==> flow/design.v <==
module division(input clk, input rst, input start, input [31:0] dividendo, divisor,
                output [31:0] cociente, residuo, output done);
reg [31:0] shift_register;
reg [31:0] pre_divisor;
reg [31:0] cont;
reg idle;                       
reg done_r;                     
reg [15:0] resta, pre_cocido, res, cocido;
always @ (posedge clk) begin
  done_r <= 1'b0;
  if (rst) begin
    idle = 1'b1;
  end else if (idle) begin
    if (start) begin
      cont = 32'b0;
      shift_register = {8'b0, dividendo[15:0]};
      pre_cocido = 16'b0;
      pre_divisor = divisor;
      shift_register = shift_register << 1;
      cont = cont + 1'b1;
      idle = 1'b0;
    end
  end else begin
    if (cont < 5'd17) begin
      if (shift_register[31:16] < pre_divisor[15:0]) begin
        pre_cocido = pre_cocido << 1;
      end else begin
        resta = shift_register[31:16] - pre_divisor[15:0];
        pre_cocido = pre_cocido << 1;
        pre_cocido[0] = 1'b1;
        shift_register[31:16] = resta;
      end
      shift_register = shift_register << 1;
      cont = cont + 1'b1;
    end else begin
      cocido = pre_cocido;
      res = shift_register[31:16]>>1;
      idle = 1'b1;
      done_r <= 1'b1;
    end
  end
end
assign cociente = {16'b0, cocido};
assign residuo = {16'b0, res};
assign done = done_r;
endmodule
Settings: LEC_CHECK=0, ABC_AREA=1, CAP_MARGIN=20, CORE_MARGIN=2, CORE_UTILIZATION=72, CTS_CLUSTER_DIAMETER=193, CTS_CLUSTER_SIZE=10, PLACE_DENSITY=0.6, SETUP_SLACK_MARGIN=-0.22, SLEW_MARGIN=20; clock period 2.46 ns.
run.sh (not shown) runs the stock make flow with config.mk's settings and CLKGATE_MAP_FILE=.
Rerun with:
==> flow/config.mk (replaced) <==
export PLATFORM = sky130hd
export DESIGN_NAME = division
export DESIGN_NICKNAME = division
export VERILOG_FILES = /design/flow/design.v
export SDC_FILE = /design/flow/constraint.sdc
export NUM_CORES = 4
export LEC_CHECK = 0
export ABC_AREA = 0
export CAP_MARGIN = 30
export CORE_MARGIN = 2
export CORE_UTILIZATION = 70
export CTS_CLUSTER_DIAMETER = 233
export GPL_ROUTABILITY_DRIVEN = 0
export SLEW_MARGIN = 20
This time the run finished with setup timing left. Fmax goes down by 8.8%. Die area went down by 9.0%. Global-route usage drops by 1.7 points. Count of clock-buffer cells in the layout rose by 3. Power came out higher by 6.1%. Via count goes down by 22%. Worst setup slack degrades by 0.22 ns. Final area is lower by 7.1%. Routed wire length decreases by 4.2%.
Rerun with:
--- a/flow/config.mk
+++ b/flow/config.mk
@@ -8,2 +8,2 @@
-export ABC_AREA = 0
-export CAP_MARGIN = 30
+export ABC_AREA = 1
+export CAP_MARGIN = 20
@@ -11,3 +11,4 @@
-export CORE_UTILIZATION = 70
-export CTS_CLUSTER_DIAMETER = 233
-export GPL_ROUTABILITY_DRIVEN = 0
+export CORE_UTILIZATION = 72
+export CTS_CLUSTER_SIZE = 72
+export PLACE_DENSITY = 0.95
+export SETUP_SLACK_MARGIN = 0.48
Outcome: With this change the flow ended with an error in 5_1_grt. Die area increases by 9.9%. Area after synthesis increases by 13%. Synthesized cell count came out higher by 59%.

========
// division: RTL as listed in full above, without the edits since
clock: 4.14 ns
lec_check: 0
abc_area: 0
cap_margin: 5
core_margin: 2
core_utilization: 51
cts_cluster_diameter: 95
gpl_routability_driven: 1
gpl_timing_driven: 0
max_routing_layer: met4
min_routing_layer: met1
slew_margin: 35
tns_end_percent: 60
The starting point produced a clean layout.
Then changed:
==> flow/config.mk (replaced) <==
export PLATFORM = sky130hd
export DESIGN_NAME = division
export DESIGN_NICKNAME = division
export VERILOG_FILES = /design/flow/design.v
export SDC_FILE = /design/flow/constraint.sdc
export NUM_CORES = 4
export LEC_CHECK = 0
export ABC_AREA = 1
export CAP_MARGIN = 20
export CORE_MARGIN = 2
export CORE_UTILIZATION = 72
export PLACE_DENSITY = 0.6
export SLEW_MARGIN = 20
==> flow/constraint.sdc (replaced) <==
create_clock -name core_clock -period 2.55 [get_ports {clk}]
set_input_delay 0.5100 -clock core_clock [delete_from_list [all_inputs] [get_ports {clk}]]
set_output_delay 0.5100 -clock core_clock [all_outputs]
set_load 0.01 [all_outputs]
After rerunning: Worst hold slack degrades by 9.8 ps. Global-route usage climbs by 11 points. Core utilization climbs by 22 points. Maximum frequency climbs by 18%. Total power climbs by 74%. Die size drops by 19%.
Then changed:
--- a/flow/config.mk
+++ b/flow/config.mk
@@ -8 +7,0 @@
-export ABC_AREA = 1
==> flow/constraint.sdc (replaced) <==
create_clock -name core_clock -period 4.04 [get_ports {clk}]
set_input_delay 0.8080 -clock core_clock [delete_from_list [all_inputs] [get_ports {clk}]]
set_output_delay 0.8080 -clock core_clock [all_outputs]
set_load 0.01 [all_outputs]
Result: Critical path depth decreases by 3; global-route usage increases by 0.15 points; worst setup slack gains 560 ps; core utilization increases by 2.8 points.
Then changed:
--- a/flow/config.mk
+++ b/flow/config.mk
@@ -10 +10 @@
-export CORE_UTILIZATION = 72
+export CORE_UTILIZATION = 40
==> flow/constraint.sdc (replaced) <==
create_clock -name core_clock -period 4.42 [get_ports {clk}]
set_input_delay 0.8840 -clock core_clock [delete_from_list [all_inputs] [get_ports {clk}]]
set_output_delay 0.8840 -clock core_clock [all_outputs]
set_load 0.01 [all_outputs]
After rerunning:
- The changed run finished with timing, DRC and antenna clean
- hold slack is worse by 29 ps
- combinational power drops by about a fifth
- maximum frequency climbs by a few percent
- core utilization drops by 41 points
- die size climbs by well over a third
Then changed:
--- a/flow/config.mk
+++ b/flow/config.mk
@@ -10,2 +10,2 @@
-export CORE_UTILIZATION = 40
-export PLACE_DENSITY = 0.6
+export CORE_UTILIZATION = 66
+export SETUP_SLACK_MARGIN = -0.19
==> flow/constraint.sdc (replaced) <==
create_clock -name core_clock -period 2.46 [get_ports {clk}]
set_input_delay 0.4920 -clock core_clock [delete_from_list [all_inputs] [get_ports {clk}]]
set_output_delay 0.4920 -clock core_clock [all_outputs]
set_load 0.01 [all_outputs]
Result: The changed run finished but fails on negative setup slack; combinational power went up by 120%; clock power came out higher by 110%; total power rose by 97%; synthesized area stays the same; sequential cell count does not change; critical path depth climbs by 1; count of clock-buffer cells in the layout grows by 1; worst setup slack loses 1400 ps.
Power and IR drop assume default switching activity.
